==> tundra: inputs <==
==> flow/design.v <==
module interFrameSpace (samplePoint, rst, canRX, frameReady, endOverload, isOverload, isStart);
	input wire samplePoint, rst, canRX, frameReady, endOverload;
	output wire isOverload, isStart;
	parameter bit1_intermission = 0, bit2_intermission = 1, bit3_intermission = 2, bus_idle = 3;
	reg [2:0]state;
	reg isOverload0, isStart0;
	reg endError;
	assign isOverload = isOverload0;
	assign isStart = isStart0;
	always @ (posedge samplePoint) begin
		if (rst) begin
			state <= bus_idle;
			isOverload0 <= 0;
			isStart0 <= 0;
			endError <= 0;
		end else begin
		if (frameReady == 0)begin
			state <= bit1_intermission;
			isOverload0 <= 0;
			isStart0 <= 0;
			if (endOverload)
				endError <= 1;
		end
		if (isOverload) begin
			isOverload0 <= 0;
		end
		if (frameReady == 1 && endOverload == 1) begin
			if (canRX == 1) begin
				state <= bit2_intermission;
				isOverload0 <= 0;
				isStart0 <= 0;
			end else begin
				state <= bit1_intermission;
				isOverload0 <= 1;
				isStart0 <= 0;
			end
		end
		if ((frameReady == 1 && endOverload == 0) || endError == 1) begin
			case (state)
				bit1_intermission:
					if (canRX == 1) begin
						state <= bit2_intermission;
						isOverload0 <= 0;
						isStart0 <= 0;
					end else begin
						state <= bit1_intermission;
						isOverload0 <= 1;
						isStart0 <= 0;
						endError <= 0;
					end
				bit2_intermission:
					if (canRX == 1) begin
						state <= bit3_intermission;
						isOverload0 <= 0;
						isStart0 <= 0;
					end else begin
						state <= bit1_intermission;
						isOverload0 <= 1;
						isStart0 <= 0;
						endError <= 0;
					end
				bit3_intermission:
					if (canRX == 1) begin
						state <= bus_idle;
						isOverload0 <= 0;
						isStart0 <= 0;
					end else begin
						state <= bit1_intermission;
						isOverload0 <= 0;
						isStart0 <= 1;
						endError <= 0;
					end
				bus_idle:
					if (canRX == 1) begin
						state <= bus_idle;
						isOverload0 <= 0;
						isStart0 <= 0;
					end else begin
						state <= bit1_intermission;
						isOverload0 <= 0;
						isStart0 <= 1;
						endError <= 0;
					end
			endcase
		end
		end
	end
endmodule
module overload (samplePoint, rst, canRX, isOverload, isError, endOverload);
	input wire samplePoint, rst, canRX, isOverload, isError;
	output wire endOverload;
	parameter overload_flag = 0, overload_superposition = 1, overload_delimiter = 2;
	reg [1:0]state;
	reg [4:0]count;
	reg endOverload0;
	reg alredyOverError;
	assign endOverload = endOverload0;
	always @ (posedge samplePoint) begin
		if (rst) begin
			state <= overload_flag;
			count <= 0;
			endOverload0 <= 0;
			alredyOverError <= 0;
		end else begin
		if (endOverload0) begin
			endOverload0 <= 0;
		end
		if (isOverload == 1 || isError == 1 || alredyOverError == 1) begin
			case (state)
				overload_flag:  
					if (isOverload == 1 || alredyOverError == 1) begin
						if (canRX == 0) begin 
							if (count == 4) begin
								state <= overload_superposition;
								count <= count + 1;
							end else begin
								alredyOverError <= 1;
								count <= count + 1;
							end
						end else if (canRX == 1) begin
							alredyOverError <= 1;
							count <= 0;
							state <= overload_flag;
						end
					end else if (isError == 1 || alredyOverError == 1) begin
						if (canRX == 0) begin 
							if (count == 5) begin
								state <= overload_superposition;
								count <= count + 1;
							end else begin
								alredyOverError <= 1;
								count <= count + 1;
							end
						end else if (canRX == 1) begin
							alredyOverError <= 1;
							count <= 0;
							state <= overload_flag;
						end
					end
				overload_superposition:
					if (canRX == 0) begin 
						if (count < 11) begin
							count <= count + 1;
						end else begin
							count <= 0;
							state <= overload_flag;
						end
					end else if (canRX == 1) begin
						state <= overload_delimiter;
						count <= 1;
					end
				overload_delimiter:
					if (canRX == 1) begin 
						if (count < 7) begin
							count <= count + 1;
						end else begin
							endOverload0 <= 1;
							alredyOverError <= 0;
							state <= overload_flag;
							count <= 0;
						end
					end else if (canRX == 0) begin
						if (count == 7) begin 
							state <= overload_flag;
							count <= 1;
						end else begin
							count <= 0;
							state <= overload_flag;
						end
					end
			endcase
		end
		end
	end
endmodule
module framecontroller
(
	input	sp, rst, CAN_RX, reset, isStuff, errorFlag,
	output reg BS_onoff,
	output reg [1:0]CRCtype,
	output reg BRS_Stop,
	output reg invalidBit,
	output reg  CRCcalc_on,
	output reg  CRCtime, 
	output reg ackValue,
	output reg  RTR_SRR,
	output reg  IDE,
	output reg 	EDL,
	output reg  BRS,
	output reg RTR_r1,
	output reg frameReady
);
	parameter arbID_st = 0, RTR_SRR_st = 1, IDE0_st = 2, IDE1_st = 3, r0_EDL_st = 4;
	parameter extID_st = 5, extRTR_st = 6, r1_EDL_st = 7, r0_FD_st = 8, BRS_st = 9;
	parameter ESI_st = 10, DLC_st = 11, data_st = 12, crc15_st = 13, crc17_st = 14;
	parameter crc21_st = 15, crcDel_st = 16, ack_st = 17, ackDel_st = 18, eof_st = 19;
	parameter ready_st = 20, error_st = 21;
	reg		[4:0]state;
	reg		[9:0]cont;
	reg		[6:0]dlc;
	reg		FD;
	reg		bitlido;
	reg		frameReady_v;
	always @ (posedge sp) begin
		if (rst) begin
			state <= ready_st;
			cont = 0;
			dlc = 0;
			FD = 0;
			BS_onoff = 0;
			CRCtype = 0;
			CRCtime = 0;
			CRCcalc_on = 0;
			BRS_Stop = 0;
			invalidBit = 0;
			ackValue = 0;
			RTR_SRR = 0;
			IDE = 0;
			EDL = 0;
			BRS = 0;
			RTR_r1 = 0;
			frameReady_v = 1;
		end
		else
		if (reset) begin
			state <= arbID_st;
			cont = 1;
			dlc = 0;
			FD = 0;
			BS_onoff = 0;
			CRCtype = 0;
			CRCtime = 0;
			CRCcalc_on = 0;
			BRS_Stop = 0;
			invalidBit = 0;
			ackValue = 0;
			RTR_SRR = 0;
			IDE = 0;
			EDL = 0;
			BRS = 0;
			RTR_r1 = 0;
			frameReady_v = 0;
			BS_onoff = 1;
			CRCcalc_on = 1;
			if(errorFlag)
			begin
				state <= error_st;
			end
		end
		else
		if (~isStuff) begin
			case (state)
				arbID_st:  
					begin
						if(cont < 10)
						begin
							cont = cont +1;
						end
						else
						begin
							state <= RTR_SRR_st;
						end
					end
				RTR_SRR_st:  
					begin
						RTR_SRR = CAN_RX;
						if (CAN_RX)
						begin
							state <= IDE1_st;
						end
						else
						begin
							state <= IDE0_st;
						end
					end
				IDE0_st:
					begin
					IDE = CAN_RX;
					if(~CAN_RX)
						begin
							state <= r0_EDL_st;
						end
					else
						begin
							state <= error_st;
						end
					end
				IDE1_st:
					begin
					IDE = CAN_RX;
					if (CAN_RX)
						begin
							cont = 0;
							state <= extID_st;
						end
						else
						begin
							state <= r0_EDL_st;
						end
					end
				extID_st:
					if (cont < 17)
					begin
						cont = cont + 1;
					end
					else
					begin
						state <= extRTR_st;
					end
				extRTR_st:
					begin
						RTR_r1 = CAN_RX;
						state <= r1_EDL_st;
					end
				r1_EDL_st:
					begin
						EDL = CAN_RX;
						if (CAN_RX)
						begin
							state <= r0_FD_st;
						end
						else
						begin
							state <= r0_EDL_st;
						end
					end
				r0_EDL_st:
					begin
						EDL = CAN_RX;
						if (CAN_RX)
						begin
							state <= r0_FD_st;
						end
						else
						begin
							cont = 0;
							state <= DLC_st;
						end
					end
				r0_FD_st:
					if(~CAN_RX)
					begin
						FD = 1;
						state <= BRS_st;
					end
					else
					begin
						state <= error_st;
					end
				BRS_st:
					begin
						BRS = CAN_RX;
						BRS_Stop = CAN_RX;
						state <= ESI_st;
					end
				ESI_st:
					begin
						cont = 0;
						state <= DLC_st;
					end
				DLC_st: 
					begin
						dlc = dlc << 1;
						dlc = dlc + CAN_RX;
						cont = cont + 1;
						bitlido = CAN_RX;
						if (cont == 4  && dlc != 0) 
						begin
							cont = 0;
							if(dlc > 8 && FD == 0)
							begin
								dlc = 8;
							end
							else if(dlc > 8)
							begin
								case(dlc)
									9:
										dlc = 12;
									10:
										dlc = 16;
									11:
										dlc = 20;
									12:
										dlc = 24;
									13:
										dlc = 32;
									14:
										dlc = 48;
									15:
										dlc = 64;
								endcase
							end
							state <= data_st;
						end
						else if(cont == 4 && dlc == 0)
						begin
							cont =0;
							if(FD == 0)
							begin
								state <= crc15_st;
							end
							else if(dlc <= 16)
							begin
								state <= crc17_st;
							end
							else
							begin
								state <= crc21_st;
							end
						end
					end
				data_st:
					begin
						if(FD)
							begin
								BRS_Stop = 1;
							end
						cont = cont + 1;
						if (cont==8*dlc)  
						begin
							if(FD == 0)
							begin
								cont = 0;
								state <= crc15_st;
							end
							else if(dlc <= 16)
							begin
								cont = 0;
								state <= crc17_st;
							end
							else
							begin
								cont = 0;
								state <= crc21_st;
							end
						end
					end
				crc15_st:
					begin
						CRCcalc_on =0;
						CRCtime = 1;
						CRCtype = 1;
						cont = cont +1;
						if (cont==15)
						begin
							state <= crcDel_st;
						end
					end
				crc17_st:
					begin
						CRCcalc_on =0;
						CRCtime = 1;
						CRCtype = 2;
						cont = cont +1;
						if (cont==17)
						begin
							state <= crcDel_st;
						end
					end
				crc21_st:
					begin
						CRCcalc_on =0;
						CRCtime = 1;
						CRCtype = 3;
						cont = cont +1;
						if (cont==21)
						begin
							state <= crcDel_st;
						end
					end
				crcDel_st:
					begin
						CRCtime = 0;
						CRCtype = 0;
						BS_onoff = 0;
						BRS_Stop = 0;
						if(CAN_RX)
						begin
							state <= ack_st;
						end
						else
						begin
							state <= error_st;
						end
					end
				ack_st:
					state <= ackDel_st;
				ackDel_st:
					if(CAN_RX)
					begin
						cont = 0;
						state <= eof_st;
					end
					else
					begin
						state <= error_st;
					end
				eof_st:
					begin
						cont = cont +1;
						if(cont==7)
						begin
							frameReady_v = 1;
							state <= ready_st;
						end
					end
				ready_st:
					begin
						frameReady_v = 1;
						state <= ready_st;
					end
				error_st:
					begin
						cont = 0;
						dlc = 0;
						FD = 0;
					end
			endcase
		end
		frameReady <= frameReady_v;
	end
endmodule
module DatavsRemote(
RTR_SRR,
IDE,
RTR_r1,
isRemote
);
	input RTR_SRR, IDE, RTR_r1;
	output isRemote;
	assign isRemote = RTR_SRR & (IDE ~^ RTR_r1);
endmodule
module frameSize
(
	input	sp, rst, isStuff, reset,
	output reg [9:0] size
);
	always @ (posedge sp) begin
		if (rst)
			begin
				size <= 10'b0;
			end
		else if (reset)
			begin
				size <= 10'b1;
			end
		else if (~isStuff)
			begin
				size <= size + 1;
			end
	end
endmodule
module frameStorage
(
	input	sp, rst, CAN_RX, isStuff, reset,
	output reg [150:0] frame
);
	always @ (posedge sp) begin
		if (rst)
			begin
				frame = 0;
			end
		else if (reset)
			begin
				frame = 0;
				frame = frame << 1;
				frame = frame + CAN_RX;
			end
		else if (~isStuff)
			begin
				frame = frame << 1;
				frame = frame + CAN_RX;
			end
	end
endmodule
module frameMakerTop (samplePoint, reset, canRX, isError, isStuff, endOverload, BS_onoff, CRCtype, BRS_Stop, invalidBit, CRCcalc_on, CRCtime, ackValue, IDE, EDL, BRS, isRemote, size, frame, frameReady, isStart);
	input wire samplePoint, reset, canRX, isError, isStuff;
	output wire endOverload, BS_onoff, BRS_Stop, invalidBit, CRCcalc_on, CRCtime, ackValue, IDE, EDL, BRS, isRemote, frameReady, isStart;
	output wire [1:0] CRCtype;
	output wire [9:0] size;
	output wire [150:0] frame;
	wire isOverloadFromInterframe, RTR_SRR, RTR_r1;
	interFrameSpace ifs (samplePoint, reset, canRX, frameReady, endOverload, isOverloadFromInterframe, isStart);
	overload ov (samplePoint, reset, canRX, isOverloadFromInterframe, isError, endOverload);
	framecontroller fc (samplePoint, reset, canRX, isStart, isStuff, isError, BS_onoff, CRCtype, BRS_Stop, invalidBit, CRCcalc_on, CRCtime, ackValue, RTR_SRR, IDE, EDL, BRS, RTR_r1, frameReady);
	DatavsRemote dr (RTR_SRR, IDE, RTR_r1, isRemote);
	frameSize fsz (samplePoint, reset, isStuff, isStart, size);
	frameStorage fst (samplePoint, reset, canRX, isStuff, isStart, frame);
endmodule
==> flow/run.sh <==
#!/bin/bash
# the make line also repeats each setting of config.mk as NAME=value (left out here)
make -C /OpenROAD-flow-scripts/flow DESIGN_CONFIG=/design/flow/config.mk WORK_HOME=/design/flow/orfs CLKGATE_MAP_FILE= finish
==> flow/config.mk <==
export PLATFORM = sky130hd
export DESIGN_NAME = frameMakerTop
export DESIGN_NICKNAME = frameMakerTop
export VERILOG_FILES = /design/flow/design.v
export SDC_FILE = /design/flow/constraint.sdc
export NUM_CORES = 4
export LEC_CHECK = 0
export ABC_AREA = 1
export CAP_MARGIN = 20
export CORE_ASPECT_RATIO = 0.5
export CORE_MARGIN = 2
export CORE_UTILIZATION = 68
export CTS_CLUSTER_DIAMETER = 331
export CTS_CLUSTER_SIZE = 95
export PLACE_DENSITY = 0.43
export SETUP_SLACK_MARGIN = 0.62
export SLEW_MARGIN = 20
export TNS_END_PERCENT = 10
==> flow/constraint.sdc <==
create_clock -name core_clock -period 2.09 [get_ports {samplePoint}]
set_input_delay 0.4180 -clock core_clock [delete_from_list [all_inputs] [get_ports {samplePoint}]]
set_output_delay 0.4180 -clock core_clock [all_outputs]
set_load 0.01 [all_outputs]
==> maple (differences from tundra) <==
==> flow/config.mk (replaced) <==
export PLATFORM = sky130hd
export DESIGN_NAME = frameMakerTop
export DESIGN_NICKNAME = frameMakerTop
export VERILOG_FILES = /design/flow/design.v
export SDC_FILE = /design/flow/constraint.sdc
export NUM_CORES = 4
export LEC_CHECK = 0
export ABC_AREA = 1
export CAP_MARGIN = 20
export CORE_MARGIN = 2
export CORE_UTILIZATION = 72
export CTS_CLUSTER_DIAMETER = 372
export PLACE_DENSITY = 0.4
export SLEW_MARGIN = 20
==> flow/constraint.sdc (replaced) <==
create_clock -name core_clock -period 4.34 [get_ports {samplePoint}]
set_input_delay 0.8680 -clock core_clock [delete_from_list [all_inputs] [get_ports {samplePoint}]]
set_output_delay 0.8680 -clock core_clock [all_outputs]
set_load 0.01 [all_outputs]
==> ember (differences from tundra) <==
==> flow/config.mk (replaced) <==
export PLATFORM = sky130hd
export DESIGN_NAME = frameMakerTop
export DESIGN_NICKNAME = frameMakerTop
export VERILOG_FILES = /design/flow/design.v
export SDC_FILE = /design/flow/constraint.sdc
export NUM_CORES = 4
export LEC_CHECK = 0
export ABC_AREA = 0
export CAP_MARGIN = 10
export CELL_PAD_IN_SITES_DETAIL_PLACEMENT = 0
export CORE_ASPECT_RATIO = 0.82
export CORE_MARGIN = 2
export CORE_UTILIZATION = 65
export CTS_CLUSTER_SIZE = 58
export GPL_ROUTABILITY_DRIVEN = 0
export MAX_ROUTING_LAYER = met4
export PLACE_DENSITY = 0.61
export SLEW_MARGIN = 20
export TNS_END_PERCENT = 40
==> flow/constraint.sdc (replaced) <==
create_clock -name core_clock -period 2.44 [get_ports {samplePoint}]
set_input_delay 0.4880 -clock core_clock [delete_from_list [all_inputs] [get_ports {samplePoint}]]
set_output_delay 0.4880 -clock core_clock [all_outputs]
set_load 0.01 [all_outputs]
==> quartz (differences from tundra) <==
==> flow/config.mk (replaced) <==
export PLATFORM = sky130hd
export DESIGN_NAME = frameMakerTop
export DESIGN_NICKNAME = frameMakerTop
export VERILOG_FILES = /design/flow/design.v
export SDC_FILE = /design/flow/constraint.sdc
export NUM_CORES = 4
export LEC_CHECK = 0
export CAP_MARGIN = 30
export CORE_ASPECT_RATIO = 1.06
export CORE_MARGIN = 9
export CORE_UTILIZATION = 38
export CTS_CLUSTER_SIZE = 55
export GPL_TIMING_DRIVEN = 0
export MAX_ROUTING_LAYER = met4
export MIN_ROUTING_LAYER = met2
export PLACE_DENSITY_LB_ADDON = 0.26
export SLEW_MARGIN = 20
==> flow/constraint.sdc (replaced) <==
create_clock -name core_clock -period 2.77 [get_ports {samplePoint}]
set_input_delay 0.5540 -clock core_clock [delete_from_list [all_inputs] [get_ports {samplePoint}]]
set_output_delay 0.5540 -clock core_clock [all_outputs]
set_load 0.01 [all_outputs]
==> qor summary <==
	tundra	quartz	ember	maple
Cell count after placement	1627	1563	1375	1601
Number of unique standard cell types used by synthesis	41	73	73	41
Critical path depth in cells	-	6	9	11
Max-cap check violation count	-	0	0	0
Post-route minimum period	-	2.60 ns	2.32 ns	2.89 ns
Launching point of the worst reg2reg path	-	ifs.isStart0$_SDFF_PP0_	fc.cont[0]$_SDFFE_PP0P_	fc.cont[1]$_SDFFE_PP0P_
Critical path's most frequent cell	-	clkbuf_1	nand2_1	nand2_1
AND-OR/OR-AND share of the synthesized area	16.7%	11.0%	11.0%	16.7%
F_max	-	0.385 GHz	0.431 GHz	0.346 GHz
Post-Place Cell Area	11500 sq um	11800 sq um	11600 sq um	11200 sq um
Crit end category	-	flip-flop	flip-flop	flip-flop
Peak VDD IR	-	0.471 mV	0.650 mV	0.393 mV
Routed wire per std cell	-	17.1 um	17.0 um	22.0 um
Clock-net power	-	3210 uW	3430 uW	2200 uW
Metal3 WL	-	11600 um	2020 um	4890 um
Final Hold Violation Tally	-	0	0	0
Fillcell total	-	2343	881	352
Status	did not finish	complete, no violations	complete, no violations	complete, no violations
Last stage reached	global routing (5_1_grt)	-	-	-
Flop count	-	230	230	230
Hold Crit Class	-	reg2reg	in2reg	reg2reg
Setup TNS	-	0 ns	0 ns	0 ns
No activity file was given, so power comes from the tool's default toggle rates.
